==> inputs of run a <==
Design MIPS, start of the top module:
module MIPS(clk, reset, imem_addr, imem_data, dmem_addr, dmem_wdata, dmem_we, dmem_rdata);
clock: 18.2 ns
lec_check: 0
cap_margin: 20
core_margin: 2
core_utilization: 40
slew_margin: 20
run.sh (not shown) runs the stock make flow with config.mk's settings and CLKGATE_MAP_FILE=.
==> run b (differences from run a) <==
--- a/flow/config.mk
+++ b/flow/config.mk
@@ -8,4 +8,4 @@
 export CAP_MARGIN = 20
 export CORE_MARGIN = 2
-export CORE_UTILIZATION = 40
+export CORE_UTILIZATION = 59
 export SLEW_MARGIN = 20
==> flow/constraint.sdc (replaced) <==
create_clock -name core_clock -period 13.2 [get_ports {clk}]
set_input_delay 2.6400 -clock core_clock [delete_from_list [all_inputs] [get_ports {clk}]]
set_output_delay 2.6400 -clock core_clock [all_outputs]
set_load 0.01 [all_outputs]
==> run c (differences from run a) <==
--- a/flow/config.mk
+++ b/flow/config.mk
@@ -8,4 +8,5 @@
 export CAP_MARGIN = 20
 export CORE_MARGIN = 2
-export CORE_UTILIZATION = 40
+export CORE_UTILIZATION = 58
 export SLEW_MARGIN = 20
+export TNS_END_PERCENT = 5
==> flow/constraint.sdc (replaced) <==
create_clock -name core_clock -period 15.2 [get_ports {clk}]
set_input_delay 3.0400 -clock core_clock [delete_from_list [all_inputs] [get_ports {clk}]]
set_output_delay 3.0400 -clock core_clock [all_outputs]
set_load 0.01 [all_outputs]
==> results.yml <==
# physical design summary
status:
  status: "finished with violations"
  violations: "negative setup slack"
final_timing:
  final-setup-viol-count: 30
  final.setup.worst_slack_ps: -9800
power:
  p_per_area_mw_per_mm2: 135
Source of the figures above: run b

==> results.yml <==
# physical design summary
power:
  p_per_area_mw_per_mm2: 121
status:
  status: "finished with violations"
  violations: "negative setup slack"
route:
  m1WireLength_um: 78400
final_timing:
  final-setup-viol-count: 25
  final.setup.worst_slack_ps: -8140
clock_network:
  cts-root-buf: "clkbuf_16"
Source of the figures above: run c

==> results.yml <==
# physical design summary
status:
  status: "finished with violations"
  violations: "negative setup slack"
final_timing:
  final.setup.worst_slack_ps: -4810
  drv_slew: 0
  final-setup-viol-count: 14
synth:
  numSynthFlops: 1271
power:
  p_per_area_mw_per_mm2: 103
  p_sw_mw: 1.93
route:
  drt-total-wl_um: 222000
Source of the figures above: run a



==> 12-11 <==
Starting RTL as in the previous note.
Settings: LEC_CHECK=0, CAP_MARGIN=35, CORE_MARGIN=2, CORE_UTILIZATION=70, CTS_CLUSTER_DIAMETER=203, CTS_CLUSTER_SIZE=20, PLACE_DENSITY=0.76, SLEW_MARGIN=20; clock period 18.5 ns.
==> 12-01 (differences from 12-11) <==
==> flow/config.mk (replaced) <==
export PLATFORM = sky130hd
export DESIGN_NAME = MIPS
export DESIGN_NICKNAME = MIPS
export VERILOG_FILES = /design/flow/design.v
export SDC_FILE = /design/flow/constraint.sdc
export NUM_CORES = 4
export LEC_CHECK = 0
export CAP_MARGIN = 20
export CORE_MARGIN = 2
export CORE_UTILIZATION = 40
export SLEW_MARGIN = 20
==> flow/constraint.sdc (replaced) <==
create_clock -name core_clock -period 24.0 [get_ports {clk}]
set_input_delay 4.8000 -clock core_clock [delete_from_list [all_inputs] [get_ports {clk}]]
set_output_delay 4.8000 -clock core_clock [all_outputs]
set_load 0.01 [all_outputs]
==> summary of the runs <==
In 12-11 the worst hold slack is better than in 12-01, by 0.0046 ns.
12-01 ran to the end with no violations. 12-11 produced a layout that fails on setup timing.
Against 12-01, the maximum frequency of 12-11 is higher by about 1.9%.
Count of clock-buffer cells in the layout: 12-01 is higher than 12-11 (79).
Between 12-11 and 12-01, the lower sequential share of layout area is in 12-01 (gap 1.5 points).
In 12-11 the utilization is higher than in 12-01, by 32 points.
Of 12-01 and 12-11, 12-11 has the higher non-clock buffer count (gap 134).
Die size: 12-11 is smaller than 12-01 (42%).
Of 12-11 and 12-01, 12-01 has the higher cell area (gap 2.8%, measured against 12-01).
==> figures <==
Final-layout clock-cell area share: 12-01 0.06312; 12-11 0.03073
WP data required: 12-01 24.66 ns; 12-11 19.07 ns
FMAX: 12-01 0.04257 GHz; 12-11 0.04337 GHz
Post-route setup slack: 12-01 0.5096 ns; 12-11 -4.558 ns
HPWL after detailed placement: 12-01 138400 um; 12-11 139700 um
Total of cells resized after clock tree synthesis: 12-01 18; 12-11 19
Run status: 12-01 no timing/DRC/antenna violations; 12-11 failed layout checks
Violated checks: 12-01 -; 12-11 setup timing
Worst hold slack after final layout: 12-01 0.4319 ns; 12-11 0.4365 ns
Ratio of layout area to synthesized area: 12-01 1.1428x; 12-11 1.1106x
Total detailed-routing wirelength: 12-01 221300 um; 12-11 228500 um
Number of antenna violations at the first check in global routing: 12-01 8; 12-11 17
Worst Max-Slew Pin Slew: 12-01 1.187 ns; 12-11 1.249 ns
Power in combinational cells: 12-01 0.738 mW; 12-11 1.11 mW
Met3 track utilization from global routing: 12-01 0.06664; 12-11 0.2432
Fraction of power consumed by sequential logic: 12-01 0.472; 12-11 0.537
Met2 Usage GRT: 12-01 0.4537; 12-11 0.7261
Flop area: 12-01 35420 um^2; 12-11 35410 um^2


==> 03-16 <==
Starting RTL as in the previous note.
Settings: LEC_CHECK=0, CAP_MARGIN=20, CORE_MARGIN=2, CORE_UTILIZATION=66, SETUP_SLACK_MARGIN=-1.44, SLEW_MARGIN=20, TNS_END_PERCENT=5; clock period 19.7 ns.
==> 12-27: changes against 03-16 <==
CORE_UTILIZATION = 58   (was 66)
CTS_CLUSTER_DIAMETER = 81   (was default)
HOLD_SLACK_MARGIN = -0.09   (was default)
SETUP_SLACK_MARGIN = default   (was -1.44)
==> flow/constraint.sdc (replaced) <==
create_clock -name core_clock -period 12.6 [get_ports {clk}]
set_input_delay 2.5200 -clock core_clock [delete_from_list [all_inputs] [get_ports {clk}]]
set_output_delay 2.5200 -clock core_clock [all_outputs]
set_load 0.01 [all_outputs]
==> 04-18: changes against 03-16 <==
ABC_AREA = 0   (was default)
CAP_MARGIN = 35   (was 20)
CELL_PAD_IN_SITES_DETAIL_PLACEMENT = 1   (was default)
CELL_PAD_IN_SITES_GLOBAL_PLACEMENT = 2   (was default)
CORE_MARGIN = 5   (was 2)
CORE_UTILIZATION = 40   (was 66)
CTS_CLUSTER_SIZE = 86   (was default)
GPL_ROUTABILITY_DRIVEN = 0   (was default)
GPL_TIMING_DRIVEN = 0   (was default)
MAX_ROUTING_LAYER = met4   (was default)
MIN_ROUTING_LAYER = met1   (was default)
PLACE_DENSITY = 0.37   (was default)
SETUP_SLACK_MARGIN = default   (was -1.44)
SLEW_MARGIN = 15   (was 20)
TNS_END_PERCENT = default   (was 5)
==> flow/constraint.sdc (replaced) <==
create_clock -name core_clock -period 41.6 [get_ports {clk}]
set_input_delay 8.3200 -clock core_clock [delete_from_list [all_inputs] [get_ports {clk}]]
set_output_delay 8.3200 -clock core_clock [all_outputs]
set_load 0.01 [all_outputs]
==> 09-25: changes against 03-16 <==
CORE_UTILIZATION = 70   (was 66)
CTS_CLUSTER_DIAMETER = 203   (was default)
CTS_CLUSTER_SIZE = 20   (was default)
SETUP_SLACK_MARGIN = default   (was -1.44)
TNS_END_PERCENT = default   (was 5)
==> flow/constraint.sdc (replaced) <==
create_clock -name core_clock -period 19.2 [get_ports {clk}]
set_input_delay 3.8400 -clock core_clock [delete_from_list [all_inputs] [get_ports {clk}]]
set_output_delay 3.8400 -clock core_clock [all_outputs]
set_load 0.01 [all_outputs]
==> run notes <==
This note records the results obtained with Yosys and OpenROAD.

Timing
The critical path in the final layout is reported with a setup slack of -3.534 ns. The total of endpoints with negative setup slack in the final report is 11.

Clock tree
In the CTS report, the clock slew at the register clock pins of the worst setup and hold paths is listed as approximately 0.090 ns.

Status
The flow ran to the end, but the layout failed its checks. The layout checks failed on negative setup slack.

Cells and area
For this run, the number of standard cells in the final layout without fillers is 5332. The non-clock buffer total of the final layout is approximately 420. Of all the cell area in the finished design, non-clock buffers hold 0.05478.

Global routing
The number of global-route vias before repair was 43160.

Floorplanning
The tap cell count is approximately 1100.
# the run above: 09-25

==> run notes <==
This note records the results obtained with Yosys and OpenROAD.

Floorplanning
The floorplan report lists the tap cell count as 2016.

Timing
The critical path in the final layout is reported with a setup slack of between 10 and 15 ns. Setup violations remaining at the end of the flow were counted as 0.

Status
The run finished with no timing, DRC or antenna violations.

Global routing
The number of global-route vias before repair is 43830.

Power
The total net switching power is 0.0009628 W.

Cells and area
The final non-filler cell total is 6670. The non-clock buffer total of the final layout is 709.
# the run above: 04-18

==> run notes <==
This note records the results obtained with Yosys and OpenROAD.

Power
The clock group total power is around 0.0039 W.

Timing
In this run the tightest slew margin relative to its limit is 0.2829. The smallest setup slack after layout is -10.50 ns. The total of endpoints with negative setup slack in the final report is 30.

Status
The checks that failed were negative setup slack. The run finished, with violations left.

Floorplanning
The flow inserted 1380 tap cells.

Route
In the routed design, unresolved DRC markers number 0.

Global routing
The number of global-route vias before repair is ~45000.

Clock tree
The clock-pin slew of the registers on the worst-case setup and hold paths is 0.06 ns.

Cells and area
The non-clock buffer total of the final layout is roughly 1200. Of all the cell area in the finished design, non-clock buffers hold 0.1395.
# the run above: 12-27

==> run notes <==
This note records the results obtained with Yosys and OpenROAD.

Status
The flow ran to the end, but the layout failed its checks. A clean result was blocked by negative setup slack.

Synth
The cell-mix breakdown from Yosys lists the adder-cell area share as 0.01975.

Clock tree
The clock-pin slew of the registers on the worst-case setup and hold paths is 0.06 ns.

Timing
The final timing report gives a worst setup slack of -3.224 ns. The total of endpoints with negative setup slack in the final report is 10.

Floorplanning
The tap cell count is 1176.

Cells and area
After the flow finishes, the layout carries non-filler instances totaling 5485.
# the run above: 03-16



==> raven <==
MIPS again, from the RTL that the note above started with.
export LEC_CHECK = 0
export ABC_AREA = 1
export CAP_MARGIN = 20
export CELL_PAD_IN_SITES_GLOBAL_PLACEMENT = 0
export CORE_MARGIN = 2
export CORE_UTILIZATION = 72
export CTS_CLUSTER_DIAMETER = 326
export GPL_ROUTABILITY_DRIVEN = 1
export HOLD_SLACK_MARGIN = -0.08
export MAX_ROUTING_LAYER = met4
export SLEW_MARGIN = 25
create_clock -name core_clock -period 19.5 [get_ports {clk}]
==> indigo: changes against raven <==
- ABC_AREA: 1 -> unset
- CELL_PAD_IN_SITES_GLOBAL_PLACEMENT: 0 -> unset
- CORE_UTILIZATION: 72 -> 65
- CTS_CLUSTER_DIAMETER: 326 -> unset
- GPL_ROUTABILITY_DRIVEN: 1 -> unset
- HOLD_SLACK_MARGIN: -0.08 -> unset
- MAX_ROUTING_LAYER: met4 -> unset
- SETUP_SLACK_MARGIN: unset -> 2.76
- SLEW_MARGIN: 25 -> 20
- TNS_END_PERCENT: unset -> 5
==> flow/constraint.sdc (replaced) <==
create_clock -name core_clock -period 13.4 [get_ports {clk}]
set_input_delay 2.6800 -clock core_clock [delete_from_list [all_inputs] [get_ports {clk}]]
set_output_delay 2.6800 -clock core_clock [all_outputs]
set_load 0.01 [all_outputs]
==> comparison table <==
                                                                     raven                indigo
Number of cells in the yosys synthesis report                           7786                  4013
Xor/xnor cell area share of the yosys netlist                        0.00602                0.0179
Non-clk buf share                                                     0.0467                 0.133
Power in the clock group                                             2.52 mW               3.62 mW
Highest routed layer                                                    met4                  met5
Area of the multi-input gates                                    0.0245 mm^2           0.0233 mm^2
Met2 layer wire length in the routed design                        100000 um             102000 um
Result of the run                                            failed layout checks  failed layout checks
Reasons for failing layout checks                       negative setup slack  negative setup slack
Routed via count divided by cell count                                  6.81                  7.61
Tcrit/Tclk final                                                        1.16                  1.71
R2R depth                                                                 83                    82
Placer Congestion                                                      0.999                  1.09
Antenna fix cells                                                         21                    11
Comb power                                                           1.08 mW               1.83 mW
Layout fillers                                                          5463                  4722
Instance count of the mapped netlist                                    7786                  4013
Number of unique standard cell types used by synthesis                    51                    89
No activity file was given, so power comes from the tool's default toggle rates.
